## P
// divider
module divider (
    input div_clk, reset,
    input div,
    input div_signed,
    input [31:0] x, y,
    input use_mod,
    output [31:0] div_result,
    output div_ok
);
clock: 8.0 ns
lec_check: 0
cap_margin: 20
core_margin: 2
core_utilization: 40
slew_margin: 20
run.sh (not shown) runs the stock make flow with config.mk's settings and CLKGATE_MAP_FILE=.
diff inputs: P => Q
- CTS_CLUSTER_SIZE newly set to 40
- SETUP_SLACK_MARGIN newly set to -0.31
- CORE_UTILIZATION changed from 40 to 66
- CTS_CLUSTER_DIAMETER newly set to 249
- the clock period (ns, I/O delays scaled along) changed from 8.0 to 3.97
- Of P and Q, just one finished clean: P.
- The post-synthesis cell area of P and that of Q are within noise of each other.
- Looking at initial core utilization, Q sits above P.
- P → Q: final RePlAce weighted congestion went up, half-perimeter wire length after detailed placement went down, vertical die size went down.
What R does differently from Q at the input level:
- putting CELL_PAD_IN_SITES_DETAIL_PLACEMENT at 0 where nothing was set
- clearing CTS_CLUSTER_DIAMETER, which used to be 249
- putting GPL_ROUTABILITY_DRIVEN at 1 where nothing was set
- putting HOLD_SLACK_MARGIN at 0.29 where nothing was set
- putting GPL_TIMING_DRIVEN at 1 where nothing was set
- swapping 66 for 65 in CORE_UTILIZATION
- clearing CTS_CLUSTER_SIZE, which used to be 40
- clearing SETUP_SLACK_MARGIN, which used to be -0.31
- swapping 3.97 for 5.16 in the clock period (ns, I/O delays scaled along)
### Flow results
Min post-cts resize count across Q and R: R
The final report for R shows a completed flow and a layout that fails verification, specifically setup timing.
Diff Q -> R | placed instance count | decrease of 530
Diff Q -> R | height of the chip | up slightly
Lower number of post-CTS setup repair buffers was reported by R, not Q.
Sort Q and R by initial standard-cell utilization of the core, ascending, and R comes first.
R ends up with a cell area after placement that is 11% lower than in Q.
Going from Q to R, final weighted congestion in routability-driven placement grows by about 2.7%.

* * *

Setup of lane 1:
divider again, from the RTL that the note above started with.
// divider
module divider (
    input div_clk, reset,
    input div,
    input div_signed,
    input [31:0] x, y,
    input use_mod,
    output [31:0] div_result,
    output div_ok
);
    wire [31:0] s;
    wire [31:0] r;
    wire complete;
    wire div0_err;
    assign div_result = use_mod ? r : s;
    assign div_ok = complete || !div;
    srt_divider my_srt(
        .srt_clk(div_clk),
        .reset(reset),
        .div(div),
        .div_signed(div_signed),
        .dividend(x), .divisor(y), .Q(s), .rem(r),
        .complete(complete),
        .div_zero_err(div0_err)
    );
endmodule
clock: 3.7 ns
lec_check: 0
cap_margin: 20
cell_pad_in_sites_detail_placement: 0
cell_pad_in_sites_global_placement: 2
core_aspect_ratio: 1.96
core_margin: 10
core_utilization: 39
cts_cluster_size: 54
gpl_routability_driven: 0
gpl_timing_driven: 0
hold_slack_margin: 0.29
place_density_lb_addon: 0.24
setup_slack_margin: 0.04
slew_margin: 10
tns_end_percent: 45
Stage in which a tool error killed lane 1: global routing.
[inputs] lane 2 vs lane 1
Settings: clearing PLACE_DENSITY_LB_ADDON, which used to be 0.24; swapping 39 for 55 in CORE_UTILIZATION; clearing CTS_CLUSTER_SIZE, which used to be 54; swapping 0 for 1 in GPL_TIMING_DRIVEN; clearing CORE_ASPECT_RATIO, which used to be 1.96; swapping 10 for 20 in SLEW_MARGIN; clearing CELL_PAD_IN_SITES_GLOBAL_PLACEMENT, which used to be 2; swapping 0 for 1 in GPL_ROUTABILITY_DRIVEN; clearing TNS_END_PERCENT, which used to be 45; clearing SETUP_SLACK_MARGIN, which used to be 0.04; swapping 10 for 2 in CORE_MARGIN; swapping 3.7 for 2.97 in the clock period (ns, I/O delays scaled along).
Lane 2: it failed during global routing, and the tool reported GRT-0232.
Lane 2 has floorplan-stage core utilization above what lane 1 had.
Lane 2 vs lane 1 — chip area dropped 37%.
Against lane 1, lane 2 comes in 1.57 ns higher on post-placement setup slack.
The total instance count after detailed placement in lane 1 is 0.893 times that in lane 2.
The inputs of lane 3 differ from those of lane 2 as listed below.
Settings: removing GPL_ROUTABILITY_DRIVEN (formerly 1); removing CELL_PAD_IN_SITES_DETAIL_PLACEMENT (formerly 0); removing HOLD_SLACK_MARGIN (formerly 0.29); changing CORE_UTILIZATION from 55 to 40; removing GPL_TIMING_DRIVEN (formerly 1); setting SETUP_SLACK_MARGIN to 0.14 for the first time; changing the clock period (ns, I/O delays scaled along) from 2.97 to 6.73.
==> results <==
- Lane 3: all stages complete, timing, DRC and antenna checks passed
- [compare] base=lane 2 new=lane 3: routability congestion estimate from global placement decreased by 15% relative to the old numbers; area after synthesis roughly the same.
- Lane 2 → lane 3: die area went up, number of instances in the synthesized netlist closely matched the old numbers, HPWL after detailed placement dropped 15000 microns, quantity of gates resized following cts decreased 467.
- Compared to lane 2, lane 3 has core utilization at floorplan 15 points lower.
- On pre-CTS worst setup slack: between lane 2 and lane 3, it ends up lower for lane 2.
- Going from lane 2 to lane 3, total instance count after detailed placement shrinks by 861.
--- input diff lane 3..lane 4 ---
Settings: SETUP_SLACK_MARGIN changed from 0.14 to -0.36; CTS_CLUSTER_SIZE newly set to 32; CORE_UTILIZATION changed from 40 to 68; the clock period (ns, I/O delays scaled along) changed from 6.73 to 5.46.
Notes after the runs:
[compare] base=lane 3 new=lane 4: worst ir drop on vdd rose 0.12 mV; yosys-reported design area after synthesis about even; critical path depth rose 2.
Ran to the end and failed final checks on negative setup slack: lane 4.
Compared with lane 3, in lane 4 switching fraction of total power fell 0.26 points; combinational share of power rose 1.8 points; total power draw rose 23%; clock power rose 16%.

* * *

Starting RTL as in the previous note.
clock: 3.59 ns
lec_check: 0
abc_area: 1
cap_margin: 0
core_aspect_ratio: 0.7
core_margin: 2
core_utilization: 72
cts_cluster_diameter: 387
cts_cluster_size: 12
hold_slack_margin: 0.3
place_density: 0.42
setup_slack_margin: -0.16
slew_margin: 20
tns_end_percent: 10
The first run did not get past global routing (GRT-0116).
==> next run, changes <==
ABC_AREA = default   (was 1)
CAP_MARGIN = 20   (was 0)
CORE_ASPECT_RATIO = default   (was 0.7)
CORE_UTILIZATION = 62   (was 72)
CTS_CLUSTER_SIZE = 97   (was 12)
HOLD_SLACK_MARGIN = default   (was 0.3)
PLACE_DENSITY = default   (was 0.42)
SETUP_SLACK_MARGIN = default   (was -0.16)
TNS_END_PERCENT = default   (was 10)
Outcome: The changed run died in global routing, error GRT-0116; die area increases by about 13%; synthesized area came out lower by about 2.2%; synthesized cell count decreases by about 21%.
==> next run, changes <==
CORE_UTILIZATION = 40   (was 62)
CTS_CLUSTER_DIAMETER = 372   (was 387)
CTS_CLUSTER_SIZE = default   (was 97)
GPL_ROUTABILITY_DRIVEN = 0   (was default)
MAX_ROUTING_LAYER = met4   (was default)
SETUP_SLACK_MARGIN = 0.52   (was default)
SLEW_MARGIN = 35   (was 20)
clock period = 8.0 ns   (was 3.59 ns; I/O delays follow)
What happened: Now the flow produced a clean layout; synthesized cell count does not change; area after synthesis is unchanged; die area goes up by 54%.
==> next run, changes <==
CORE_UTILIZATION = 65   (was 40)
CTS_CLUSTER_DIAMETER = default   (was 372)
GPL_ROUTABILITY_DRIVEN = default   (was 0)
SETUP_SLACK_MARGIN = default   (was 0.52)
SLEW_MARGIN = 20   (was 35)
clock period = 5.39 ns   (was 8.0 ns; I/O delays follow)
Result:
- This time the run ran to the end with violations: negative setup slack
- hold slack improved by 0.022 ns
- count of clock-buffer cells in the layout shrinks by 6
- maximum frequency is higher by 17%
- final cell count came out lower by 4.0%
- global-route usage went up by 25 points

* * *

Starting RTL as in the previous note.
Settings: LEC_CHECK=0, CAP_MARGIN=20, CELL_PAD_IN_SITES_DETAIL_PLACEMENT=0, CORE_MARGIN=2, CORE_UTILIZATION=66, CTS_CLUSTER_DIAMETER=59, GPL_ROUTABILITY_DRIVEN=1, GPL_TIMING_DRIVEN=1, HOLD_SLACK_MARGIN=0.29, SETUP_SLACK_MARGIN=-0.17, SLEW_MARGIN=20, TNS_END_PERCENT=5; clock period 2.88 ns.
The baseline stopped in global routing on GRT-0116.
Rerun with:
- CELL_PAD_IN_SITES_DETAIL_PLACEMENT: 0 -> default
- CORE_UTILIZATION: 66 -> 40
- CTS_CLUSTER_DIAMETER: 59 -> default
- GPL_ROUTABILITY_DRIVEN: 1 -> default
- GPL_TIMING_DRIVEN: 1 -> default
- HOLD_SLACK_MARGIN: 0.29 -> default
- SETUP_SLACK_MARGIN: -0.17 -> default
- TNS_END_PERCENT: 5 -> default
- clock period: 2.88 -> 6.73 ns (I/O delays scaled with it)
Effect: With this change the flow completed without violations. Synthesized area does not change. Die size went up by 64%. Synthesized cell count is unchanged.
Rerun with:
- ABC_AREA: default -> 1
- CAP_MARGIN: 20 -> 0
- CORE_UTILIZATION: 40 -> 72
- CTS_CLUSTER_DIAMETER: default -> 387
- CTS_CLUSTER_SIZE: default -> 12
- HOLD_SLACK_MARGIN: default -> 0.3
- PLACE_DENSITY: default -> 0.42
- SETUP_SLACK_MARGIN: default -> 0.87
- TNS_END_PERCENT: default -> 10
- clock period: 6.73 -> 3.59 ns (I/O delays scaled with it)
Effect: Now the flow ended with an error in global routing; synthesized cell count increases by 27%; die size decreases by about 43%; area after synthesis is higher by about 2.2%.
Rerun with:
- ABC_AREA: 1 -> default
- CAP_MARGIN: 0 -> 20
- CELL_PAD_IN_SITES_DETAIL_PLACEMENT: default -> 0
- CORE_UTILIZATION: 72 -> 68
- CTS_CLUSTER_DIAMETER: 387 -> default
- CTS_CLUSTER_SIZE: 12 -> 36
- GPL_ROUTABILITY_DRIVEN: default -> 1
- GPL_TIMING_DRIVEN: default -> 1
- HOLD_SLACK_MARGIN: 0.3 -> 0.29
- PLACE_DENSITY: 0.42 -> default
- SETUP_SLACK_MARGIN: 0.87 -> 0.76
- TNS_END_PERCENT: 10 -> default
- clock period: 3.59 -> 5.16 ns (I/O delays scaled with it)
The new run stopped in global routing.
Die area rises by 3.5%.
Synthesized cell count shrinks by 21%.
Synthesized area is lower by 2.2%.
Rerun with:
- ABC_AREA: default -> 1
- CELL_PAD_IN_SITES_DETAIL_PLACEMENT: 0 -> default
- CORE_UTILIZATION: 68 -> 72
- CTS_CLUSTER_DIAMETER: default -> 387
- CTS_CLUSTER_SIZE: 36 -> 97
- GPL_ROUTABILITY_DRIVEN: 1 -> default
- GPL_TIMING_DRIVEN: 1 -> default
- HOLD_SLACK_MARGIN: 0.29 -> default
- SETUP_SLACK_MARGIN: 0.76 -> -0.31
- clock period: 5.16 -> 3.59 ns (I/O delays scaled with it)
What happened:
- The changed run died in global routing on GRT-0232
- synthesized area came out higher by about 2.2%
- die area drops by about 3.4%
- synthesized cell count grows by 27%
Power and IR drop assume default switching activity.
